==> run R: inputs <==
Design spi_host, start of the top module:
module spi_host #
	(
		parameter C_S_AXIS_TDATA_WIDTH = 32,
		parameter integer C_S_AXI_DATA_WIDTH	= 32,
		parameter integer C_S_AXI_ADDR_WIDTH	= 8,
		parameter integer SPI_CS_WIDTH	= 16
	) (
	input spi_clk_i,
	output spi_clk_o,
	output spi_clk_t,
	input spi_mosi_i,
	output spi_mosi_o,
	output spi_mosi_t,
	input spi_miso_i,
	output spi_miso_o,
	output spi_miso_t,
	input [SPI_CS_WIDTH - 1:0]spi_cs_i,
	output [SPI_CS_WIDTH - 1:0]spi_cs_o,
	output [SPI_CS_WIDTH - 1:0]spi_cs_t,
	input  s_axi_aclk,
	input  s_axi_aresetn,
	input [C_S_AXI_ADDR_WIDTH-1 : 0] s_axi_awaddr,
	input  s_axi_awvalid,
	output  s_axi_awready,
	input [C_S_AXI_DATA_WIDTH-1 : 0] s_axi_wdata,
	input  s_axi_wvalid,
	output  s_axi_wready,
	output [1 : 0] s_axi_bresp,
	output  s_axi_bvalid,
	input  s_axi_bready,
	input [C_S_AXI_ADDR_WIDTH-1 : 0] s_axi_araddr,
	input  s_axi_arvalid,
	output  s_axi_arready,
  ...
export LEC_CHECK = 0
export ABC_AREA = 1
export CAP_MARGIN = 20
export CORE_MARGIN = 2
export CORE_UTILIZATION = 72
export CTS_CLUSTER_DIAMETER = 395
export CTS_CLUSTER_SIZE = 100
export PLACE_DENSITY = 0.4
export SETUP_SLACK_MARGIN = 1.29
export SLEW_MARGIN = 20
export TNS_END_PERCENT = 5
create_clock -name core_clock -period 4.31 [get_ports {s_axi_aclk}]
run.sh (not shown) runs the stock make flow with config.mk's settings and CLKGATE_MAP_FILE=.
==> run C (differences from run R) <==
- ABC_AREA: 1 -> default
- CTS_CLUSTER_DIAMETER: 395 -> default
- CTS_CLUSTER_SIZE: 100 -> 24
- PLACE_DENSITY: 0.4 -> 0.79
- SETUP_SLACK_MARGIN: 1.29 -> default
- TNS_END_PERCENT: 5 -> default
==> flow/constraint.sdc (replaced) <==
create_clock -name core_clock -period 4.28 [get_ports {s_axi_aclk}]
set_input_delay 0.8560 -clock core_clock [delete_from_list [all_inputs] [get_ports {s_axi_aclk}]]
set_output_delay 0.8560 -clock core_clock [all_outputs]
set_load 0.01 [all_outputs]
==> run B (differences from run R) <==
- ABC_AREA: 1 -> default
- CORE_ASPECT_RATIO: default -> 0.86
- CORE_UTILIZATION: 72 -> 40
- CTS_CLUSTER_DIAMETER: 395 -> default
- CTS_CLUSTER_SIZE: 100 -> default
- PLACE_DENSITY: 0.4 -> default
- PLACE_DENSITY_LB_ADDON: default -> 0.03
- SETUP_SLACK_MARGIN: 1.29 -> default
- TNS_END_PERCENT: 5 -> default
==> flow/constraint.sdc (replaced) <==
create_clock -name core_clock -period 10.0 [get_ports {s_axi_aclk}]
set_input_delay 2.0000 -clock core_clock [delete_from_list [all_inputs] [get_ports {s_axi_aclk}]]
set_output_delay 2.0000 -clock core_clock [all_outputs]
set_load 0.01 [all_outputs]
==> results <==
Run B passed the timing, DRC and antenna checks. Run R ended with an error in 5_1_grt, error ODB-0269. Run C produced a layout that fails on setup timing.
Clock skew: run C is higher than run B (0.014 ns).
Against run C, the worst hold slack of run B is better by 0.21 ns.
Against run C, the via count of run B is lower by about 18%.
Against run B, the wire length of run C is higher by 26%.
Of run B and run C, run B has the higher register-to-register slack (gap 6.0 ns).
==> figures <==
Status: run B finished clean; run R aborted with a tool error; run C finished with violations
Failing step: run B -; run R 5_1_grt; run C -
Reasons for failing layout checks: run B -; run R -; run C setup timing
Total Power: run B 4080 uW; run R -; run C 10100 uW
Power Density: run B 245 nW/um^2; run R -; run C 604 nW/um^2
Final Setup Violations: run B 0; run R -; run C 26
FF+latch count: run B 245; run R -; run C 245
Cell count in the Yosys report: run B 1459; run R 2129; run C 1459
Final-report hold violation count: run B 0; run R -; run C 0
Worst Hold Class: run B register to register; run R -; run C input pin to async pin
Register-to-register setup slack: run B 6.70 ns; run R -; run C 0.72 ns
Placer's final routability congestion estimate: run B 0.860; run R 1.05; run C 1.01
Post-route clock period utilization: run B 74.3%; run R -; run C 108%
Simple-Gate Fraction of Synth Area: run B 15.2%; run R 39.8%; run C 15.2%
Power is estimated from default activity; no workload was simulated.
